==> inputs of garnet <==
## convolver
module convolver #(
	parameter n = 8'h0a,	 
	parameter k = 8'h03,  
	parameter s = 1,  
	parameter BL = 16,  
	parameter Q = 12  
	)(
	input logic clk,
	input logic rst,
	input logic ce,
	input logic [BL-1:0] activation,
	input logic [(k*k)*BL-1:0] weight1,
	output logic [31:0] conv_op,
	output logic valid_conv,
	output logic end_conv
	);
export LEC_CHECK = 0
export CAP_MARGIN = 20
export CORE_MARGIN = 2
export CORE_UTILIZATION = 72
export MAX_ROUTING_LAYER = met4
export SLEW_MARGIN = 20
create_clock -name core_clock -period 6.12 [get_ports {clk}]
run.sh (not shown) runs the stock make flow with config.mk's settings and CLKGATE_MAP_FILE=.
==> inputs of quartz, as changes to garnet <==
CORE_UTILIZATION = 40   (was 72)
MAX_ROUTING_LAYER = default   (was met4)
==> flow/constraint.sdc (replaced) <==
create_clock -name core_clock -period 7.65 [get_ports {clk}]
set_input_delay 1.5300 -clock core_clock [delete_from_list [all_inputs] [get_ports {clk}]]
set_output_delay 1.5300 -clock core_clock [all_outputs]
set_load 0.01 [all_outputs]
==> inputs of lagoon, as changes to garnet <==
CORE_UTILIZATION = 40   (was 72)
MAX_ROUTING_LAYER = default   (was met4)
SETUP_SLACK_MARGIN = 1.02   (was default)
==> flow/constraint.sdc (replaced) <==
create_clock -name core_clock -period 7.65 [get_ports {clk}]
set_input_delay 1.5300 -clock core_clock [delete_from_list [all_inputs] [get_ports {clk}]]
set_output_delay 1.5300 -clock core_clock [all_outputs]
set_load 0.01 [all_outputs]
==> inputs of ember, as changes to garnet <==
CORE_UTILIZATION = 71   (was 72)
MAX_ROUTING_LAYER = default   (was met4)
==> flow/constraint.sdc (replaced) <==
create_clock -name core_clock -period 5.27 [get_ports {clk}]
set_input_delay 1.0540 -clock core_clock [delete_from_list [all_inputs] [get_ports {clk}]]
set_output_delay 1.0540 -clock core_clock [all_outputs]
set_load 0.01 [all_outputs]
==> qor summary <==
	lagoon	quartz	ember	garnet
Final standard cell area without fillers	141000 um^2	133000 um^2	141000 um^2	-
Non-clock buffer total of the final layout	1540	1251	1866	-
Number of sequential cells in the layout	835	835	835	-
Cell class ranked first by area	multi-input combinational cells	multi-input combinational cells	multi-input combinational cells	-
Number of gates resized after cts	549	0	930	893
Run status	complete, no violations	complete, no violations	failed layout checks	stopped before the end
Failing step	-	-	-	global routing
Violated checks	-	-	setup timing	-
Nonclk inv count	2932	2932	2932	-
Number of diodes	16	10	38	-
Critical path required time	8.26 ns	8.19 ns	5.88 ns	-
Overall chip area	292000 um^2	292000 um^2	166000 um^2	163000 um^2
Slew Limit Headroom	27.6%	29.3%	27.4%	-
Floorplan row count	197	197	147	146
Worst path setup slack after routing	0.637 ns	0.271 ns	-1.60 ns	-
CTS Buf Count	99	98	92	91
Uppermost layer routed	met5	met5	met5	-
Remaining antenna violation count	0	0	0	-
Logic share of the area	60.6%	61.5%	60.8%	-
Slack of the worst reg-to-reg path	2.52 ns	2.24 ns	-0.17 ns	-


==> job 6347: inputs <==
==> flow/design.v <==
module mac #(
	parameter N = 16,  
	parameter Q = 12  
	)(
	input logic clk, sclr, ce,
	input logic [N-1:0] a_i, b_i, 
	input logic [N*2-1:0] c_i,
	output logic [N*2-1:0] r_o
	);
	always_ff @(posedge clk or posedge sclr) begin
		if (sclr) r_o <= 'd0;
		else if (ce) begin
				r_o <= (a_i * b_i + c_i);  
			end
	end
endmodule
module variable_shift_register #(parameter WIDTH = 8, parameter SIZE = 3)(
	input logic clk, rst, ce,
	input logic [WIDTH-1:0] data_i,
	output logic [WIDTH-1:0] data_o
	);
	logic [WIDTH-1:0] sh_r [SIZE-1:0];  
	generate 
	genvar i;
	for (i = 0; i < SIZE; i = i + 1) begin : for_loop
		always_ff @(posedge clk or posedge rst) begin
			if (rst) sh_r[i] <= 'd0; 
			else begin
				if (ce) begin
					if (i == 'd0) sh_r[i] <= data_i;
					else sh_r[i] <= sh_r[i - 1];
				end
			end
		end
	end : for_loop
	endgenerate
	assign data_o = sh_r[SIZE - 1];
endmodule
`timescale 1ns / 1ps
module convolver #(
	parameter n = 8'h0a,	 
	parameter k = 8'h03,  
	parameter s = 1,  
	parameter BL = 16,  
	parameter Q = 12  
	)(
	input logic clk,
	input logic rst,
	input logic ce,
	input logic [BL-1:0] activation,
	input logic [(k*k)*BL-1:0] weight1,
	output logic [31:0] conv_op,
	output logic valid_conv,
	output logic end_conv
	);
	logic [31:0] count1;  
	logic [31:0] count2;  
	logic [31:0] count3;  
	logic [31:0] row_count;  
	logic en1, en2, en3;  
	logic [BL-1:0] weight [0:k*k-1];
	generate
		genvar j;
		for (j = 0; j < k*k; j = j + 1) begin : for_loop
			assign weight[j][BL-1:0] = weight1[BL*j +: BL];
		end : for_loop
	endgenerate
	logic [BL*2-1:0] tmp [k*k+1:0];
	assign tmp[0] = 32'h00000000;
	generate
	genvar i;
	for (i = 0; i < k*k; i = i + 1) begin : for_loop1
		if ((i+1) % k == 0) begin 					 
			if (i == k*k - 1) begin 				 
				mac #(.N(BL), .Q(Q)) MAC0(
					.clk(clk),
					.sclr(rst),
					.ce(ce),
					.a_i(activation),
					.b_i(weight[i]),
					.c_i(tmp[i]),
					.r_o(conv_op)
				);
			end
			else begin
				logic [BL*2-1:0] tmp2;
				mac #(.N(BL), .Q(Q)) MAC1(
					.clk(clk),
					.sclr(rst),
					.ce(ce),
					.a_i(activation),
					.b_i(weight[i]),
					.c_i(tmp[i]),
					.r_o(tmp2)
				);
				variable_shift_register #(.WIDTH(BL*2), .SIZE(n-k)) SR(
					.clk(clk),
					.rst(rst),
					.ce(ce),
					.data_i(tmp2),
					.data_o(tmp[i+1])
					);
			end
		end
		else begin
			mac #(.N(BL), .Q(Q)) MAC2(
					.clk(clk),
					.sclr(rst),
					.ce(ce),
					.a_i(activation),
					.b_i(weight[i]),
					.c_i(tmp[i]),
					.r_o(tmp[i+1])
				);
		end
	end : for_loop1
	endgenerate
	always_ff @(posedge clk) begin
		if (rst) begin
			count1 <= 0;
			count2 <= 0;
			count3 <= 0;
			row_count <= 0;
			en1 <= 0;
			en2 <= 1;
			en3 <= 0;
		end
		else if (ce) begin
		if (ce) begin
			if (count1 == (k-1)*n + k - 1) begin  
				count1 <= count1 + 1'b1;
				en1 <= 1'b1;
			end
			else count1 <= count1 + 1'b1;
		end
		if (en1 && en2) begin
			if (count2 == n - k) begin
				count2 <= 0;
				en2 <= 0;
				row_count <= row_count + 1'b1;
			end
			else count2 <= count2 + 1'b1;
		end
		if(~en2) begin
			if(count3 == k-2) begin
				count3<=0;
				en2 <= 1'b1;
			end
		else
			count3 <= count3 + 1'b1;
		end
		if((((count2 + 1) % s == 0) && (row_count % s == 0))
			||(count3 == k-2)&&(row_count % s == 0)
			||(count1 == (k-1)*n+k-1))
		begin                                                                                                                        
			en3 <= 1;                                                                                                                             
		end
		else 
			en3 <= 0;
		end
	end
	assign end_conv = (count1>= n*n+2) ? 1'b1 : 1'b0;
	assign valid_conv = (en1&&en2&&en3);
endmodule
==> flow/run.sh <==
#!/bin/bash
# the make line also repeats each setting of config.mk as NAME=value (left out here)
make -C /OpenROAD-flow-scripts/flow DESIGN_CONFIG=/design/flow/config.mk WORK_HOME=/design/flow/orfs CLKGATE_MAP_FILE= finish
==> flow/config.mk <==
export PLATFORM = sky130hd
export DESIGN_NAME = convolver
export DESIGN_NICKNAME = convolver
export VERILOG_FILES = /design/flow/design.v
export SDC_FILE = /design/flow/constraint.sdc
export NUM_CORES = 4
export LEC_CHECK = 0
export ABC_AREA = 0
export CAP_MARGIN = 20
export CORE_ASPECT_RATIO = 0.83
export CORE_MARGIN = 2
export CORE_UTILIZATION = 72
export PLACE_DENSITY = 0.66
export SETUP_SLACK_MARGIN = 1.35
export SLEW_MARGIN = 20
==> flow/constraint.sdc <==
create_clock -name core_clock -period 4.7 [get_ports {clk}]
set_input_delay 0.9400 -clock core_clock [delete_from_list [all_inputs] [get_ports {clk}]]
set_output_delay 0.9400 -clock core_clock [all_outputs]
set_load 0.01 [all_outputs]
==> inputs of job 1255, as changes to job 6347 <==
--- a/flow/config.mk
+++ b/flow/config.mk
@@ -6,10 +6,7 @@
 export NUM_CORES = 4
 export LEC_CHECK = 0
-export ABC_AREA = 0
 export CAP_MARGIN = 20
-export CORE_ASPECT_RATIO = 0.83
 export CORE_MARGIN = 2
 export CORE_UTILIZATION = 72
-export PLACE_DENSITY = 0.66
-export SETUP_SLACK_MARGIN = 1.35
+export SETUP_SLACK_MARGIN = 1.55
 export SLEW_MARGIN = 20
==> flow/constraint.sdc (replaced) <==
create_clock -name core_clock -period 5.32 [get_ports {clk}]
set_input_delay 1.0640 -clock core_clock [delete_from_list [all_inputs] [get_ports {clk}]]
set_output_delay 1.0640 -clock core_clock [all_outputs]
set_load 0.01 [all_outputs]
==> inputs of job 6832, as changes to job 6347 <==
==> flow/config.mk (replaced) <==
export PLATFORM = sky130hd
export DESIGN_NAME = convolver
export DESIGN_NICKNAME = convolver
export VERILOG_FILES = /design/flow/design.v
export SDC_FILE = /design/flow/constraint.sdc
export NUM_CORES = 4
export LEC_CHECK = 0
export CAP_MARGIN = 20
export CORE_MARGIN = 2
export CORE_UTILIZATION = 70
export SLEW_MARGIN = 20
==> flow/constraint.sdc (replaced) <==
create_clock -name core_clock -period 6.57 [get_ports {clk}]
set_input_delay 1.3140 -clock core_clock [delete_from_list [all_inputs] [get_ports {clk}]]
set_output_delay 1.3140 -clock core_clock [all_outputs]
set_load 0.01 [all_outputs]
==> comparison <==
- Between job 1255 and job 6832, the lower count of clock-buffer cells in the layout is in job 6832 (gap 6).
- Area after synthesis is the same in job 6832 and job 1255.
- Of job 6832 and job 1255, job 1255 has the higher non-clock buffer count (gap 106).
- Job 6832 finished but fails on negative setup slack. Job 1255 produced a layout that fails on negative setup slack. Job 6347 did not get past global routing.
- Core utilization: job 1255 is higher than job 6832 (3.3 points).
- Clock skew: job 6832 is lower than job 1255 (0.045 ns).
